## UT_TOP
module UT_TOP (
    clk, 
    rst_n, 
    in_valid, 
    in_time,
    out_valid, 
    out_display, 
    out_day
);
Settings: LEC_CHECK=0, ABC_AREA=1, CAP_MARGIN=0, CORE_MARGIN=2, CORE_UTILIZATION=72, CTS_CLUSTER_DIAMETER=129, CTS_CLUSTER_SIZE=29, MIN_ROUTING_LAYER=met1, PLACE_DENSITY_LB_ADDON=0.05, SETUP_SLACK_MARGIN=2.55, SLEW_MARGIN=20; clock period 8.99 ns.
run.sh (not shown) runs the stock make flow with config.mk's settings and CLKGATE_MAP_FILE=.
The first run never finished: it broke off in global routing.
Next try:
- ABC_AREA: 1 -> default
- CAP_MARGIN: 0 -> 20
- CORE_UTILIZATION: 72 -> 40
- CTS_CLUSTER_DIAMETER: 129 -> default
- CTS_CLUSTER_SIZE: 29 -> default
- MIN_ROUTING_LAYER: met1 -> default
- PLACE_DENSITY_LB_ADDON: 0.05 -> default
- SETUP_SLACK_MARGIN: 2.55 -> default
- clock period: 8.99 -> 14.8 ns (I/O delays scaled with it)
After rerunning:
- This time the run finished with timing, DRC and antenna clean
- die area climbs by 83%
- synthesized area rises by 3.4%
- synthesized cell count went down by 9.4%
Next try:
- ABC_AREA: default -> 1
- CORE_UTILIZATION: 40 -> 68
- CTS_CLUSTER_DIAMETER: default -> 222
- CTS_CLUSTER_SIZE: default -> 40
- clock period: 14.8 -> 12.2 ns (I/O delays scaled with it)
=> The new run failed in global routing with GRT-0232; area after synthesis falls by a few percent; die area is lower by well over a third; synthesized cell count came out higher by roughly a tenth.

Starting RTL as in the previous note.
clock: 15.0 ns
lec_check: 0
cap_margin: 20
core_margin: 9
core_utilization: 53
cts_cluster_diameter: 130
cts_cluster_size: 98
place_density: 0.38
setup_slack_margin: -1.3
slew_margin: 20
The first run ran to the end with violations: negative setup slack.
Edit:
--- a/flow/config.mk
+++ b/flow/config.mk
@@ -7,0 +8 @@
+export ABC_AREA = 1
@@ -9,6 +10,2 @@
-export CORE_MARGIN = 9
-export CORE_UTILIZATION = 53
-export CTS_CLUSTER_DIAMETER = 130
-export CTS_CLUSTER_SIZE = 98
-export PLACE_DENSITY = 0.38
-export SETUP_SLACK_MARGIN = -1.3
+export CORE_MARGIN = 2
+export CORE_UTILIZATION = 71
==> flow/constraint.sdc (replaced) <==
create_clock -name core_clock -period 14.4 [get_ports {clk}]
set_input_delay 2.8800 -clock core_clock [delete_from_list [all_inputs] [get_ports {clk}]]
set_output_delay 2.8800 -clock core_clock [all_outputs]
set_load 0.01 [all_outputs]
=> With this change the flow never finished: it broke off in global routing; synthesized cell count went up by 10%; die area went down by 38%; synthesized area went down by 3.2%.

## willow
Starting RTL as in the previous note.
==> flow/config.mk <==
export PLATFORM = sky130hd
export DESIGN_NAME = UT_TOP
export DESIGN_NICKNAME = UT_TOP
export VERILOG_FILES = /design/flow/design.v
export SDC_FILE = /design/flow/constraint.sdc
export NUM_CORES = 4
export LEC_CHECK = 0
export CAP_MARGIN = 20
export CORE_MARGIN = 2
export CORE_UTILIZATION = 72
export CTS_CLUSTER_DIAMETER = 338
export CTS_CLUSTER_SIZE = 61
export HOLD_SLACK_MARGIN = 0.3
export PLACE_DENSITY_LB_ADDON = 0.0
export SETUP_SLACK_MARGIN = 2.21
export SLEW_MARGIN = 20
==> flow/constraint.sdc <==
create_clock -name core_clock -period 7.56 [get_ports {clk}]
set_input_delay 1.5120 -clock core_clock [delete_from_list [all_inputs] [get_ports {clk}]]
set_output_delay 1.5120 -clock core_clock [all_outputs]
set_load 0.01 [all_outputs]
willow is listed as incomplete: the tool reported an error in clock tree synthesis (4_1_cts) and the run ended there.
#### Input delta (nickel over willow)
--- a/flow/config.mk
+++ b/flow/config.mk
@@ -7,3 +7,3 @@
 export LEC_CHECK = 0
-export CAP_MARGIN = 20
+export CAP_MARGIN = 0
 export CORE_MARGIN = 2
@@ -12,3 +12,2 @@
 export CTS_CLUSTER_SIZE = 61
-export HOLD_SLACK_MARGIN = 0.3
 export PLACE_DENSITY_LB_ADDON = 0.0
@@ -16 +15,2 @@
 export SLEW_MARGIN = 20
+export TNS_END_PERCENT = 5
==> flow/constraint.sdc <==
create_clock -name core_clock -period 7.54 [get_ports {clk}]
set_input_delay 1.5080 -clock core_clock [delete_from_list [all_inputs] [get_ports {clk}]]
set_output_delay 1.5080 -clock core_clock [all_outputs]
set_load 0.01 [all_outputs]
Notes after the runs:
- Reported for nickel and willow, initial core utilization turned out identical to the last digit.
- Relative to willow, final HPWL from detailed placement decreased by 1.4% in nickel.
- nickel: it failed during global routing (5_1_grt), and the tool reported GRT-0116.
- For the cell count after placement, nickel came in 18 higher than willow did.
- Comparing nickel and willow, post-place setup slack is lower on willow.
## Diff of input files: lagoon against nickel
==> flow/config.mk <==
export PLATFORM = sky130hd
export DESIGN_NAME = UT_TOP
export DESIGN_NICKNAME = UT_TOP
export VERILOG_FILES = /design/flow/design.v
export SDC_FILE = /design/flow/constraint.sdc
export NUM_CORES = 4
export LEC_CHECK = 0
export CAP_MARGIN = 20
export CORE_MARGIN = 2
export CORE_UTILIZATION = 68
export CTS_CLUSTER_SIZE = 13
export SLEW_MARGIN = 20
==> flow/constraint.sdc <==
create_clock -name core_clock -period 12.2 [get_ports {clk}]
set_input_delay 2.4400 -clock core_clock [delete_from_list [all_inputs] [get_ports {clk}]]
set_output_delay 2.4400 -clock core_clock [all_outputs]
set_load 0.01 [all_outputs]
--- outcome ---
- | lagoon | all stages done | FAIL | setup timing |
- From nickel to lagoon the numbers moved as follows: fraction of the core area occupied by cells at floorplan lower; site row count higher; die outline height higher; chip footprint higher.
- Of nickel and lagoon, the higher final RePlAce weighted congestion belongs to nickel.
#### Input delta (harbor over lagoon)
--- a/flow/config.mk
+++ b/flow/config.mk
@@ -9,4 +9,3 @@
 export CORE_MARGIN = 2
-export CORE_UTILIZATION = 68
-export CTS_CLUSTER_SIZE = 13
+export CORE_UTILIZATION = 65
 export SLEW_MARGIN = 20
==> flow/constraint.sdc <==
create_clock -name core_clock -period 13.2 [get_ports {clk}]
set_input_delay 2.6400 -clock core_clock [delete_from_list [all_inputs] [get_ports {clk}]]
set_output_delay 2.6400 -clock core_clock [all_outputs]
set_load 0.01 [all_outputs]
Results
The layout from harbor, despite a flow that completed every stage, fails the layout checks, with the failing checks listed as setup timing. STATUS run=lagoon STAGES=ALL_DONE FINAL_CHECKS=FAILED CAUSE=setup timing. Combined area of the multi-input logic cells (higher): lagoon. As of harbor, net total in the final layout had fallen slightly compared to lagoon.

alpha:
Starting RTL as in the previous note.
clock: 11.6 ns
lec_check: 0
cap_margin: 20
cell_pad_in_sites_detail_placement: 1
core_aspect_ratio: 0.67
core_margin: 2
core_utilization: 40
cts_cluster_diameter: 97
cts_cluster_size: 69
gpl_routability_driven: 1
gpl_timing_driven: 0
min_routing_layer: met2
place_density: 0.53
slew_margin: 0
alpha did not finish; the tool stopped in 5_1_grt with error GRT-0116.
Input changes introduced in beta (baseline for comparison: alpha):
Settings: GPL_TIMING_DRIVEN removed (was 0); CTS_CLUSTER_SIZE removed (was 69); MIN_ROUTING_LAYER removed (was met2); MAX_ROUTING_LAYER newly set to met4; PLACE_DENSITY removed (was 0.53); SLEW_MARGIN changed from 0 to 20; CTS_CLUSTER_DIAMETER removed (was 97); GPL_ROUTABILITY_DRIVEN removed (was 1); CORE_ASPECT_RATIO removed (was 0.67); CELL_PAD_IN_SITES_DETAIL_PLACEMENT changed from 1 to 2; CELL_PAD_IN_SITES_GLOBAL_PLACEMENT newly set to 2; the clock period (ns, I/O delays scaled along) changed from 11.6 to 15.0.
==> comparison <==
Nothing crashed in beta and all stages finished; the problem is that the final layout failed, the offending checks being setup timing.
The area of the synthesized netlist per yosys stat on alpha is in line with that on beta.
Changes observed in beta relative to alpha: post-CTS setup buffer count now smaller, die boundary height now larger, placed instance area now larger, row count now larger, routability-driven placement congestion ratio now smaller.
#### Input delta (gamma over beta)
Settings: putting ABC_AREA at 1 where nothing was set; clearing MAX_ROUTING_LAYER, which used to be met4; clearing CELL_PAD_IN_SITES_DETAIL_PLACEMENT, which used to be 2; clearing CELL_PAD_IN_SITES_GLOBAL_PLACEMENT, which used to be 2; putting PLACE_DENSITY_LB_ADDON at 0.16 where nothing was set; swapping 40 for 70 in CORE_UTILIZATION; swapping 15.0 for 13.2 in the clock period (ns, I/O delays scaled along).
Findings:
- gamma: GRT-0232 in 5_1_grt -> run aborted
- Summary of gamma over beta: number of post-CTS setup repair buffers went up; area after detailed placement shrank by 0.0012 mm^2; count of standard-cell rows lost 25%.
Input changes introduced in delta (baseline for comparison: gamma):
Settings: CTS_CLUSTER_DIAMETER now 69, previously not set; CORE_ASPECT_RATIO now 1.35, previously not set; CTS_CLUSTER_SIZE now 10, previously not set; PLACE_DENSITY_LB_ADDON no longer set, was 0.16; CORE_UTILIZATION now 72, was 70; the clock period (ns, I/O delays scaled along) now 12.3, was 13.2.
- delta failed in 5_1_grt with GRT-0116.
- Going from gamma to delta, instance area at placement grows by about 6%.
- Relative to gamma, the number of standard-cell rows in the floorplan measured on delta has increased by more than 10%.
- Compared with gamma, delta shows a lower die area.
- Re compound-cell area share of the yosys netlist: no difference whatsoever between gamma and delta.

Starting RTL as in the previous note.
export LEC_CHECK = 0
export CAP_MARGIN = 20
export CORE_MARGIN = 7
export CORE_UTILIZATION = 17
export MIN_ROUTING_LAYER = met2
export PLACE_DENSITY_LB_ADDON = 0.05
export SETUP_SLACK_MARGIN = -0.73
export SLEW_MARGIN = 20
create_clock -name core_clock -period 12.1 [get_ports {clk}]
The starting point completed and failed the layout checks on negative setup slack.
Rerun with:
CORE_MARGIN = 2   (was 7)
CORE_UTILIZATION = 68   (was 17)
MIN_ROUTING_LAYER = default   (was met2)
PLACE_DENSITY_LB_ADDON = default   (was 0.05)
SETUP_SLACK_MARGIN = default   (was -0.73)
TNS_END_PERCENT = 5   (was default)
clock period = 14.4 ns   (was 12.1 ns; I/O delays follow)
=> The changed run finished but failed the layout checks on negative setup slack. Cell area came out lower by about 13%. Non-clock buffer count came out lower by 191. Fmax went down by about 4.5%. Wire length went down by 26%. Critical path depth grows by 1. Worst setup slack gets better by 1600 ps.
Rerun with:
CORE_UTILIZATION = 43   (was 68)
CTS_CLUSTER_DIAMETER = 130   (was default)
CTS_CLUSTER_SIZE = 98   (was default)
SETUP_SLACK_MARGIN = -1.3   (was default)
TNS_END_PERCENT = default   (was 5)
clock period = 15.0 ns   (was 14.4 ns; I/O delays follow)
Effect:
- The changed run ran to the end with violations: negative setup slack
- area after synthesis stays the same
- wire length goes down by roughly a tenth
- register-to-register slack improves by 420 ps
- design area decreases by a few percent
- die size went up by well over a third
- sequential share of layout area is higher by 0.65 points
- worst hold slack improves by 15 ps
- first-iteration DRC count shrinks by well over a third
- count of clock-buffer cells in the layout rose by 1
- core utilization went down by 32 points
Rerun with:
CORE_MARGIN = 9   (was 2)
CORE_UTILIZATION = 60   (was 43)
SETUP_SLACK_MARGIN = -1.42   (was -1.3)
TNS_END_PERCENT = 35   (was default)
After rerunning: The new run completed, yet does not pass: negative setup slack. Worst setup slack gets worse by 210 ps. Utilization went up by 20 points. Critical path depth falls by 3. Wire length goes up slightly. Via count climbs by a few percent. Final area is about the same.
Rerun with:
CORE_MARGIN = 2   (was 9)
CORE_UTILIZATION = 40   (was 60)
CTS_CLUSTER_DIAMETER = default   (was 130)
CTS_CLUSTER_SIZE = default   (was 98)
SETUP_SLACK_MARGIN = default   (was -1.42)
TNS_END_PERCENT = default   (was 35)
clock period = 12.2 ns   (was 15.0 ns; I/O delays follow)
The new run finished but failed the layout checks on negative setup slack.
Global-route usage came out lower by 5.2 points.
Via count came out higher by 1.3%.
Fmax came out higher by about 10%.
Design area came out higher by 14%.
Worst hold slack gets worse by 15 ps.
Cell count came out higher by about 14%.
Worst setup slack gets worse by 1500 ps.
Critical path depth came out higher by 1.
Routed wire length came out higher by 5.8%.
